==> raven <==
// pcs_10g_top
module pcs_10g_top #(
    parameter INIT_IDLE_DISPATCH = 1   
) (
    input  wire        clk,            
    input  wire        rst_n,          
    input  wire [63:0] xgmii_txd,      
    input  wire [7:0]  xgmii_txc,      
    output wire [63:0] xgmii_rxd,      
    output wire [7:0]  xgmii_rxc,      
    output wire [15:0] gth_txdata,     
    output wire [1:0]  gth_txheader,   
    output wire        gth_txdata_valid,
    input  wire [15:0] gth_rxdata,     
    input  wire [1:0]  gth_rxheader,   
    input  wire        gth_rxdata_valid,
    input  wire        gth_rxheader_valid,
    output wire        gth_txsequence_done,  
    input  wire        gth_rxgearboxslip,    
    output wire        block_lock,     
    output wire        hi_ber,         
    output wire        pcs_status,     
    output wire        rx_link_up,     
    output wire        tx_encode_err,  
    output wire        rx_decode_err,  
    output wire [15:0] ber_count,      
    output wire [7:0]  errored_blocks, 
    input  wire        status_read,    
    output wire        pcs_status_ll   
);
wire [65:0] enc_block;
wire        enc_valid;
wire        enc_error;
pcs_10g_enc_64b66b u_encoder (
    .clk            (clk),
    .rst_n          (rst_n),
    .xgmii_txd      (xgmii_txd),
    .xgmii_txc      (xgmii_txc),
    .tx_block        (enc_block),
    .tx_block_valid  (enc_valid),
    .encode_error    (enc_error)
);
assign tx_encode_err = enc_error;
wire [65:0] scr_block;
wire        scr_valid;
pcs_10g_scrambler u_scrambler (
    .clk              (clk),
    .rst_n            (rst_n),
    .tx_block_in       (enc_block),
    .tx_block_valid    (enc_valid),
    .tx_block_out      (scr_block),
    .tx_block_out_valid(scr_valid)
);
pcs_10g_tx_gearbox u_tx_gearbox (
    .clk              (clk),
    .rst_n            (rst_n),
    .tx_block          (scr_block),
  ...
export LEC_CHECK = 0
export ABC_AREA = 1
export CAP_MARGIN = 30
export CORE_MARGIN = 2
export CORE_UTILIZATION = 40
export CTS_CLUSTER_DIAMETER = 37
export GPL_ROUTABILITY_DRIVEN = 0
export GPL_TIMING_DRIVEN = 0
export HOLD_SLACK_MARGIN = 0.18
export PLACE_DENSITY_LB_ADDON = 0.1
export SLEW_MARGIN = 30
create_clock -name core_clock -period 2.58 [get_ports {clk}]
run.sh (not shown) runs the stock make flow with config.mk's settings and CLKGATE_MAP_FILE=.
==> juniper (differences from raven) <==
- ABC_AREA: 1 -> default
- CAP_MARGIN: 30 -> 20
- CELL_PAD_IN_SITES_GLOBAL_PLACEMENT: default -> 1
- CORE_UTILIZATION: 40 -> 70
- CTS_CLUSTER_DIAMETER: 37 -> default
- CTS_CLUSTER_SIZE: default -> 43
- GPL_ROUTABILITY_DRIVEN: 0 -> default
- GPL_TIMING_DRIVEN: 0 -> 1
- HOLD_SLACK_MARGIN: 0.18 -> 0.27
- MAX_ROUTING_LAYER: default -> met5
- PLACE_DENSITY_LB_ADDON: 0.1 -> 0.11
- SETUP_SLACK_MARGIN: default -> 0.12
- SLEW_MARGIN: 30 -> 0
- TNS_END_PERCENT: default -> 5
==> flow/constraint.sdc (replaced) <==
create_clock -name core_clock -period 2.99 [get_ports {clk}]
set_input_delay 0.5980 -clock core_clock [delete_from_list [all_inputs] [get_ports {clk}]]
set_output_delay 0.5980 -clock core_clock [all_outputs]
set_load 0.01 [all_outputs]
==> summary of the runs <==
Area after synthesis: juniper is lower than raven (6.4%). Between raven and juniper, the lower die size is in juniper (gap 85%, measured against juniper). Against juniper, the synthesized cell count of raven is larger by 31%. juniper failed in 3_1_place_gp_skip_io. raven ran to the end with violations: setup timing.

==> v26 <==
Starting RTL as in the previous note.
Design pcs_10g_top, start of the top module:
module pcs_10g_top #(
    parameter INIT_IDLE_DISPATCH = 1   
) (
    input  wire        clk,            
    input  wire        rst_n,          
    input  wire [63:0] xgmii_txd,      
    input  wire [7:0]  xgmii_txc,      
    output wire [63:0] xgmii_rxd,      
    output wire [7:0]  xgmii_rxc,      
    output wire [15:0] gth_txdata,     
    output wire [1:0]  gth_txheader,   
    output wire        gth_txdata_valid,
    input  wire [15:0] gth_rxdata,     
    input  wire [1:0]  gth_rxheader,   
    input  wire        gth_rxdata_valid,
    input  wire        gth_rxheader_valid,
    output wire        gth_txsequence_done,  
    input  wire        gth_rxgearboxslip,    
    output wire        block_lock,     
    output wire        hi_ber,         
    output wire        pcs_status,     
    output wire        rx_link_up,     
    output wire        tx_encode_err,  
    output wire        rx_decode_err,  
    output wire [15:0] ber_count,      
    output wire [7:0]  errored_blocks, 
    input  wire        status_read,    
    output wire        pcs_status_ll   
);
export LEC_CHECK = 0
export ABC_AREA = 1
export CAP_MARGIN = 20
export CELL_PAD_IN_SITES_GLOBAL_PLACEMENT = 2
export CORE_MARGIN = 2
export CORE_UTILIZATION = 63
export CTS_CLUSTER_DIAMETER = 60
export CTS_CLUSTER_SIZE = 67
export GPL_ROUTABILITY_DRIVEN = 0
export GPL_TIMING_DRIVEN = 0
export HOLD_SLACK_MARGIN = 0.0
export MAX_ROUTING_LAYER = met4
export MIN_ROUTING_LAYER = met2
export PLACE_DENSITY_LB_ADDON = 0.02
export SETUP_SLACK_MARGIN = 0.09
export SLEW_MARGIN = 25
export TNS_END_PERCENT = 85
create_clock -name core_clock -period 5.06 [get_ports {clk}]
==> inputs of v15, as changes to v26 <==
CAP_MARGIN = 30   (was 20)
CELL_PAD_IN_SITES_GLOBAL_PLACEMENT = default   (was 2)
CORE_UTILIZATION = 40   (was 63)
CTS_CLUSTER_DIAMETER = default   (was 60)
CTS_CLUSTER_SIZE = default   (was 67)
GPL_TIMING_DRIVEN = default   (was 0)
HOLD_SLACK_MARGIN = default   (was 0.0)
MAX_ROUTING_LAYER = default   (was met4)
MIN_ROUTING_LAYER = default   (was met2)
PLACE_DENSITY_LB_ADDON = 0.1   (was 0.02)
SETUP_SLACK_MARGIN = default   (was 0.09)
SLEW_MARGIN = 30   (was 25)
TNS_END_PERCENT = default   (was 85)
==> flow/constraint.sdc (replaced) <==
create_clock -name core_clock -period 2.58 [get_ports {clk}]
set_input_delay 0.5160 -clock core_clock [delete_from_list [all_inputs] [get_ports {clk}]]
set_output_delay 0.5160 -clock core_clock [all_outputs]
set_load 0.01 [all_outputs]
==> results.toml <==
# flow metrics
[outcome]
run_status = "no timing/DRC/antenna violations"

[die]
floorplan.die.width_um = 331
die_y_um = 331
coreArea_um2 = 107000
row_count = 120
die-area_um2 = 110000

[clock_network]
cts.hold.buffers_added = 1

[power]
power.density_cell_area_nw_per_um2 = 863
Source of the figures above: v15

==> results.toml <==
# yosys + openroad results
[die]
die_y_um = 265
row_count = 95
die-area_um2 = 70000
coreArea_um2 = 67300

[synthesis]
topCellsByArea = "sky130_fd_sc_hd__dfrtp_1, sky130_fd_sc_hd__nand2_1, sky130_fd_sc_hd__dfstp_2"
synth_flop_count = 747

[outcome]
first_error_line_in_the_log = "[ERROR FLW-0024] Place density exceeds 1.0 (current PLACE_DENSITY_LB_ADDON =  0.02). Please check if the value of  PLACE_DENSITY_LB_ADDON is between 0 and 0.99."
run_status = "stopped before the end"
failing_step = "global placement without I/O"
Source of the figures above: v26

